## run 1
==> flow/design.v (excerpt) <==
module reuleaux(input logic clk, input logic rst_n, input logic [2:0] colour,
                input logic [7:0] centre_x, input logic [6:0] centre_y, input logic [7:0] diameter,
                input logic start, output logic done,
                output logic [7:0] vga_x, output logic [6:0] vga_y,
                output logic [2:0] vga_colour, output logic vga_plot);
Size in the first run: roughly 4900 cells after synthesis, about 32 flip-flops, ~0.036 mm² of cells after synthesis.
Settings: LEC_CHECK=0, ABC_AREA=0, CAP_MARGIN=15, CELL_PAD_IN_SITES_GLOBAL_PLACEMENT=0, CORE_ASPECT_RATIO=1.11, CORE_MARGIN=2, CORE_UTILIZATION=58, CTS_CLUSTER_SIZE=29, GPL_ROUTABILITY_DRIVEN=1, GPL_TIMING_DRIVEN=1, PLACE_DENSITY_LB_ADDON=0.19, SLEW_MARGIN=40; clock period 30.7 ns.
run.sh (not shown) runs the stock make flow with config.mk's settings and CLKGATE_MAP_FILE=.
Run 1 ran in full, but the layout does not pass; the checks complain about setup timing.
#### Input delta (run 2 over run 1)
Settings: SLEW_MARGIN changed from 40 to 0; PLACE_DENSITY newly set to 0.6; ABC_AREA changed from 0 to 1; SETUP_SLACK_MARGIN newly set to 5.0; PLACE_DENSITY_LB_ADDON removed (was 0.19); CTS_CLUSTER_SIZE changed from 29 to 56; CORE_UTILIZATION changed from 58 to 67.
Findings:
- Run 2 | ERROR | 5_1_grt
- Compared with run 1, run 2 shows floorplan row count lower by 2.1%.
- Delta (run 2 minus run 1): total cell area reported by yosys after synthesis climbed about 9%, number of cells in the design after placement climbed 12%, parity-gate share of the synthesized area counting xor and xnor cells dropped 4.6 points.
diff inputs: run 2 => run 3
Settings: CORE_UTILIZATION now 29, was 67; PLACE_DENSITY no longer set, was 0.6; CELL_PAD_IN_SITES_GLOBAL_PLACEMENT now 3, was 0; PLACE_DENSITY_LB_ADDON now 0.19, previously not set; CTS_CLUSTER_SIZE now 98, was 56; ABC_AREA now 0, was 1.
### Flow results
- Layout checks on run 3: not met. Flow itself completed; violations: setup timing.
- Diff run 2 -> run 3 | fraction of synthesized cell area in xor and xnor cells | increase of 4.6 points
- The run showing the smaller area share of fa/ha/maj cells after synthesis is run 2.
- Share of synthesized area spent on multiplexers: higher on run 3
- Area of the mapped netlist (run 3 over run 2): decrease, about 8%

---

Starting RTL as in the previous note.
==> flow/design.v (excerpt) <==
module reuleaux(input logic clk, input logic rst_n, input logic [2:0] colour,
                input logic [7:0] centre_x, input logic [6:0] centre_y, input logic [7:0] diameter,
                input logic start, output logic done,
                output logic [7:0] vga_x, output logic [6:0] vga_y,
                output logic [2:0] vga_colour, output logic vga_plot);
clock: 21.8 ns
lec_check: 0
abc_area: 1
cap_margin: 20
core_margin: 2
core_utilization: 66
cts_cluster_diameter: 206
cts_cluster_size: 98
place_density: 0.37
setup_slack_margin: 5.0
slew_margin: 20
The baseline did not get past global routing (GRT-0116).
Rerun with:
ABC_AREA = not set   (was 1)
CORE_UTILIZATION = 72   (was 66)
CTS_CLUSTER_DIAMETER = not set   (was 206)
CTS_CLUSTER_SIZE = not set   (was 98)
PLACE_DENSITY = not set   (was 0.37)
SETUP_SLACK_MARGIN = not set   (was 5.0)
clock period = 23.7 ns   (was 21.8 ns; I/O delays follow)
Outcome: Now the flow never finished: it broke off in clock tree synthesis; synthesized cell count shrinks by a quarter to a third; synthesized area goes down by a little under a tenth; die size is lower by about a fifth.
Rerun with:
ABC_AREA = 1   (was not set)
CORE_UTILIZATION = 66   (was 72)
SETUP_SLACK_MARGIN = -2.0   (was not set)
clock period = 29.8 ns   (was 23.7 ns; I/O delays follow)
Now the flow produced a layout that fails on negative setup slack.
Synthesized cell count rose by 35%.
Die size increases by 19%.
Synthesized area went up by 9.0%.
Rerun with:
CORE_UTILIZATION = 72   (was 66)
CTS_CLUSTER_SIZE = 97   (was not set)
PLACE_DENSITY = 0.4   (was not set)
SETUP_SLACK_MARGIN = not set   (was -2.0)
clock period = 12.9 ns   (was 29.8 ns; I/O delays follow)
=> With this change the flow aborted during global routing; die area came out lower by 8.2%; synthesized area does not change; synthesized cell count does not change.
Rerun with:
CELL_PAD_IN_SITES_DETAIL_PLACEMENT = 1   (was not set)
CORE_UTILIZATION = 40   (was 72)
CTS_CLUSTER_SIZE = not set   (was 97)
PLACE_DENSITY = not set   (was 0.4)
clock period = 40.0 ns   (was 12.9 ns; I/O delays follow)
- With this change the flow produced a clean layout
- area after synthesis does not change
- die size came out higher by well over a third
- synthesized cell count stays the same

---

## v26
reuleaux again, from the RTL that the note above started with.
Settings: LEC_CHECK=0, ABC_AREA=1, CAP_MARGIN=0, CORE_ASPECT_RATIO=0.5, CORE_MARGIN=2, CORE_UTILIZATION=72, CTS_CLUSTER_DIAMETER=216, CTS_CLUSTER_SIZE=43, HOLD_SLACK_MARGIN=0.29, SLEW_MARGIN=20; clock period 21.7 ns.
v26 never completed, since it errored out during 4_1_cts.
## Diff of input files: v28 against v26
- removing CTS_CLUSTER_SIZE (formerly 43)
- removing CORE_ASPECT_RATIO (formerly 0.5)
- changing CAP_MARGIN from 0 to 20
- removing HOLD_SLACK_MARGIN (formerly 0.29)
- removing ABC_AREA (formerly 1)
- changing CORE_UTILIZATION from 72 to 18
- removing CTS_CLUSTER_DIAMETER (formerly 216)
- changing the clock period (ns, I/O delays scaled along) from 21.7 to 47.8
- Diff v26 -> v28: arithmetic-cell share of the synthesized area counting full adders, half adders and majority gates climbed 2.3 points; chip area estimate from yosys synthesis dropped 3200 um^2.
- v28 finished every step from synthesis to the final layout, and the layout passed the timing, design-rule and antenna checks.
- The mux cell area share after synthesis of v28 exceeds that of v26 by 1.8 points.
- Synthesized flop and latch total came out exactly the same in v26 and v28.
- Against v26, v28 reports a number of cells in the yosys synthesis report that is lower.
- Synthesized area (v28 / v26): 0.917
- v28 vs v26, HPWL reported at the end of detailed placement went down by 31 mm.
- Between v26 and v28, the synthesized cell count is lower for v28.
Here is what was changed in the inputs of v11 compared with v28.
- CORE_UTILIZATION changed from 18 to 40
- the clock period (ns, I/O delays scaled along) changed from 47.8 to 31.2
Results
v11 completed end to end; final checks failed (negative setup slack). Comparing v11 against v28, there is no change at all in flip-flop and latch count after synthesis. In the metrics for v11 and v28, the one carrying the lower global-route usage is v28. Compared to v28, the router laid down more metal wire for v11.

---

Starting RTL as in the previous note.
==> flow/config.mk <==
export PLATFORM = sky130hd
export DESIGN_NAME = reuleaux
export DESIGN_NICKNAME = reuleaux
export VERILOG_FILES = /design/flow/design.v
export SDC_FILE = /design/flow/constraint.sdc
export NUM_CORES = 4
export LEC_CHECK = 0
export ABC_AREA = 1
export CAP_MARGIN = 20
export CORE_MARGIN = 2
export CORE_UTILIZATION = 72
export CTS_CLUSTER_DIAMETER = 393
export PLACE_DENSITY = 0.4
export SETUP_SLACK_MARGIN = 3.51
export SLEW_MARGIN = 20
==> flow/constraint.sdc <==
create_clock -name core_clock -period 15.3 [get_ports {clk}]
set_input_delay 3.0600 -clock core_clock [delete_from_list [all_inputs] [get_ports {clk}]]
set_output_delay 3.0600 -clock core_clock [all_outputs]
set_load 0.01 [all_outputs]
The first run never finished: it broke off in clock tree synthesis (4_1_cts), error DPL-0038.
Rerun with:
- CTS_CLUSTER_SIZE: unset -> 99
- SETUP_SLACK_MARGIN: 3.51 -> unset
- clock period: 15.3 -> 12.9 ns (I/O delays scaled with it)
What happened: With this change the flow did not get past global routing (5_1_grt) on GRT-0116; area after synthesis stays the same; die size does not change; synthesized cell count is unchanged.

---

reuleaux again, from the RTL that the note above started with.
export LEC_CHECK = 0
export ABC_AREA = 1
export CAP_MARGIN = 15
export CELL_PAD_IN_SITES_GLOBAL_PLACEMENT = 0
export CORE_ASPECT_RATIO = 1.11
export CORE_MARGIN = 2
export CORE_UTILIZATION = 71
export CTS_CLUSTER_DIAMETER = 233
export CTS_CLUSTER_SIZE = 56
export GPL_ROUTABILITY_DRIVEN = 1
export GPL_TIMING_DRIVEN = 1
export PLACE_DENSITY = 0.6
export SETUP_SLACK_MARGIN = 5.0
export SLEW_MARGIN = 0
create_clock -name core_clock -period 27.8 [get_ports {clk}]
The starting point did not get past 5_1_grt with GRT-0116.
Change:
--- a/flow/config.mk
+++ b/flow/config.mk
@@ -11,9 +11,10 @@
 export CORE_ASPECT_RATIO = 1.11
 export CORE_MARGIN = 2
-export CORE_UTILIZATION = 71
-export CTS_CLUSTER_DIAMETER = 233
+export CORE_UTILIZATION = 67
+export CTS_CLUSTER_DIAMETER = 46
 export CTS_CLUSTER_SIZE = 56
 export GPL_ROUTABILITY_DRIVEN = 1
 export GPL_TIMING_DRIVEN = 1
+export MAX_ROUTING_LAYER = met4
 export PLACE_DENSITY = 0.6
 export SETUP_SLACK_MARGIN = 5.0
==> flow/constraint.sdc (replaced) <==
create_clock -name core_clock -period 26.9 [get_ports {clk}]
set_input_delay 5.3800 -clock core_clock [delete_from_list [all_inputs] [get_ports {clk}]]
set_output_delay 5.3800 -clock core_clock [all_outputs]
set_load 0.01 [all_outputs]
What happened:
- The new run aborted during 5_1_grt
- synthesized area stays the same
- die size rose by a few percent
- synthesized cell count stays the same
Change:
--- a/flow/config.mk
+++ b/flow/config.mk
@@ -11,10 +11,9 @@
 export CORE_ASPECT_RATIO = 1.11
 export CORE_MARGIN = 2
-export CORE_UTILIZATION = 67
-export CTS_CLUSTER_DIAMETER = 46
+export CORE_UTILIZATION = 72
+export CTS_CLUSTER_DIAMETER = 222
 export CTS_CLUSTER_SIZE = 56
 export GPL_ROUTABILITY_DRIVEN = 1
 export GPL_TIMING_DRIVEN = 1
-export MAX_ROUTING_LAYER = met4
 export PLACE_DENSITY = 0.6
 export SETUP_SLACK_MARGIN = 5.0
==> flow/constraint.sdc (replaced) <==
create_clock -name core_clock -period 26.5 [get_ports {clk}]
set_input_delay 5.3000 -clock core_clock [delete_from_list [all_inputs] [get_ports {clk}]]
set_output_delay 5.3000 -clock core_clock [all_outputs]
set_load 0.01 [all_outputs]
Outcome: The new run did not get past 4_1_cts (DPL-0033). Die size came out lower by 6.8%. Area after synthesis stays the same. Synthesized cell count stays the same.
Change:
==> flow/config.mk (replaced) <==
export PLATFORM = sky130hd
export DESIGN_NAME = reuleaux
export DESIGN_NICKNAME = reuleaux
export VERILOG_FILES = /design/flow/design.v
export SDC_FILE = /design/flow/constraint.sdc
export NUM_CORES = 4
export LEC_CHECK = 0
export ABC_AREA = 0
export CAP_MARGIN = 15
export CELL_PAD_IN_SITES_GLOBAL_PLACEMENT = 0
export CORE_ASPECT_RATIO = 1.11
export CORE_MARGIN = 2
export CORE_UTILIZATION = 65
export CTS_CLUSTER_SIZE = 63
export GPL_ROUTABILITY_DRIVEN = 1
export GPL_TIMING_DRIVEN = 1
export SLEW_MARGIN = 40
==> flow/constraint.sdc (replaced) <==
create_clock -name core_clock -period 30.7 [get_ports {clk}]
set_input_delay 6.1400 -clock core_clock [delete_from_list [all_inputs] [get_ports {clk}]]
set_output_delay 6.1400 -clock core_clock [all_outputs]
set_load 0.01 [all_outputs]
Effect: Now the flow did not get past 5_1_grt; die area grows slightly; area after synthesis is lower by a little under a tenth; synthesized cell count is lower by a quarter to a third.

---

== run A ==
Starting RTL as in the previous note.
==> flow/design.v (excerpt) <==
module reuleaux(input logic clk, input logic rst_n, input logic [2:0] colour,
                input logic [7:0] centre_x, input logic [6:0] centre_y, input logic [7:0] diameter,
                input logic start, output logic done,
                output logic [7:0] vga_x, output logic [6:0] vga_y,
                output logic [2:0] vga_colour, output logic vga_plot);
     logic [7:0] offset_y;
     logic load_offset_y;
     logic reset_offset_y;
     logic [7:0] offset_x;
     logic load_offset_x;
     logic reset_offset_x;
     logic signed [9:0] crit;
     logic load_crit_a;
     logic load_crit_b;
     logic reset_crit;
     logic [7:0] c_x3;                                       
     assign c_x3 = centre_x;
     logic [6:0] c_y3;                                       
     logic [50:0] c_y3_temp;
     assign c_y3_temp = (centre_y - ((diameter * 30'b100010011010011010101001111101) / 30'b111011100110101100101000000000));
    logic [50:0] c_y3_temp_2;
  ...
==> flow/config.mk <==
export PLATFORM = sky130hd
export DESIGN_NAME = reuleaux
export DESIGN_NICKNAME = reuleaux
export VERILOG_FILES = /design/flow/design.v
export SDC_FILE = /design/flow/constraint.sdc
export NUM_CORES = 4
export LEC_CHECK = 0
export CAP_MARGIN = 20
export CORE_ASPECT_RATIO = 0.5
export CORE_MARGIN = 2
export CORE_UTILIZATION = 58
export CTS_CLUSTER_DIAMETER = 396
export CTS_CLUSTER_SIZE = 98
export GPL_ROUTABILITY_DRIVEN = 0
export HOLD_SLACK_MARGIN = -0.07
export SETUP_SLACK_MARGIN = -0.19
export SLEW_MARGIN = 20
export TNS_END_PERCENT = 40
==> flow/constraint.sdc <==
create_clock -name core_clock -period 40.0 [get_ports {clk}]
set_input_delay 8.0000 -clock core_clock [delete_from_list [all_inputs] [get_ports {clk}]]
set_output_delay 8.0000 -clock core_clock [all_outputs]
set_load 0.01 [all_outputs]
For run B, these inputs were changed with respect to run A:
Settings: changing CORE_MARGIN from 2 to 3; setting CELL_PAD_IN_SITES_DETAIL_PLACEMENT to 1 for the first time; removing CTS_CLUSTER_SIZE (formerly 98); removing SETUP_SLACK_MARGIN (formerly -0.19); removing HOLD_SLACK_MARGIN (formerly -0.07); changing SLEW_MARGIN from 20 to 15; removing CORE_ASPECT_RATIO (formerly 0.5); removing CTS_CLUSTER_DIAMETER (formerly 396); setting ABC_AREA to 1 for the first time; removing GPL_ROUTABILITY_DRIVEN (formerly 0); changing CORE_UTILIZATION from 58 to 65; removing TNS_END_PERCENT (formerly 40).
Run B: it failed during 3_5_place_dp, and the tool reported DPL-0033.
Run A → run B: cell total in the yosys stat output shows an increase of 1719; number of primary I/O pins roughly the same; gate count of the mapped netlist increased by 1719 relative to the old numbers.
Compared with run A, in run B count of different cell masters after synthesis fell 43%; number of nets at floorplan rose by 1719.
Compare run B and run A | total die area higher: run A
--- input diff run B..run C ---
Settings: CORE_ASPECT_RATIO newly set to 1.77; CELL_PAD_IN_SITES_DETAIL_PLACEMENT removed (was 1); CTS_CLUSTER_SIZE newly set to 98; GPL_ROUTABILITY_DRIVEN newly set to 0; SETUP_SLACK_MARGIN newly set to -0.19; CTS_CLUSTER_DIAMETER newly set to 396; ABC_AREA removed (was 1); CORE_MARGIN changed from 3 to 2; TNS_END_PERCENT newly set to 40; SLEW_MARGIN changed from 15 to 0; CORE_UTILIZATION changed from 65 to 58.
==> comparison <==
Looking at the reports, run C completed the entire flow and the layout it produced met the timing, design-rule and antenna checks.
Compared to run B, run C has xor/xnor cell area share of the yosys netlist 4.6 points higher.
Compared to run B, run C has floorplan row count 32 higher.
The lower die extent in x of run B and run C is in run C.
In run C, the height of the chip came out 83 um above the value in run B.
Changes observed in run C relative to run B: sequential element share of the synthesized area went up 0.19 points; overall chip area went up by 1.3%; post-synthesis cell count went down by 26%.
Input changes introduced in run D (baseline for comparison: run C):
Settings: setting CELL_PAD_IN_SITES_GLOBAL_PLACEMENT to 1 for the first time; setting CELL_PAD_IN_SITES_DETAIL_PLACEMENT to 1 for the first time; setting ABC_AREA to 1 for the first time; removing TNS_END_PERCENT (formerly 40); changing CTS_CLUSTER_SIZE from 98 to 50; setting MAX_ROUTING_LAYER to met4 for the first time; changing CORE_ASPECT_RATIO from 1.77 to 1.98; removing SETUP_SLACK_MARGIN (formerly -0.19); changing CORE_MARGIN from 2 to 3; changing CORE_UTILIZATION from 58 to 65; changing GPL_ROUTABILITY_DRIVEN from 0 to 1; changing SLEW_MARGIN from 0 to 15; removing CTS_CLUSTER_DIAMETER (formerly 396).
Findings:
Stage in which a tool error killed run D: 3_1_place_gp_skip_io.
Comparing run C and run D, the lower placement row count is on run C.
Of run C and run D, run C shows the higher xor/xnor cell area share of the yosys netlist, with run D below it.
Looking only at distinct cell type count after synthesis, and setting everything else aside, the lower value of run C and run D goes to run D.
The higher area reported by Yosys stat came out of run D.
When the final numbers for run C and run D were put side by side, the area after synthesis turned out to be smaller in run C.
Synthesized cell count of run D exceeds that of run C by more than a quarter.
Against run C, run D comes in 4.9% higher on overall die height.
#### Input delta (run E over run D)
Settings: a deleted ABC_AREA that had been 1; a deleted CTS_CLUSTER_SIZE that had been 50; a deleted MAX_ROUTING_LAYER that had been met4; a deleted GPL_ROUTABILITY_DRIVEN that had been 1; a change of SLEW_MARGIN from 15 to 20; a change of CORE_UTILIZATION from 65 to 40; a deleted CELL_PAD_IN_SITES_DETAIL_PLACEMENT that had been 1; a change of CORE_MARGIN from 3 to 2; a deleted CELL_PAD_IN_SITES_GLOBAL_PLACEMENT that had been 1; a deleted CORE_ASPECT_RATIO that had been 1.98.
==> results <==
- Compared with run D, run E shows a higher die width.
- Run D -> run E: chip area from the yosys synthesis statistics decreased by a little under 10%
- Complex-gate fraction of the synthesized area, run D and run E, lower one = run D.
- Run D never completed; the flow aborted with a tool error in 3_1_place_gp_skip_io.
- Looking at the reports, run E completed the entire flow and the layout it produced met the timing, design-rule and antenna checks.
- Run E vs run D on synthesized cell count: run E is the lower one.
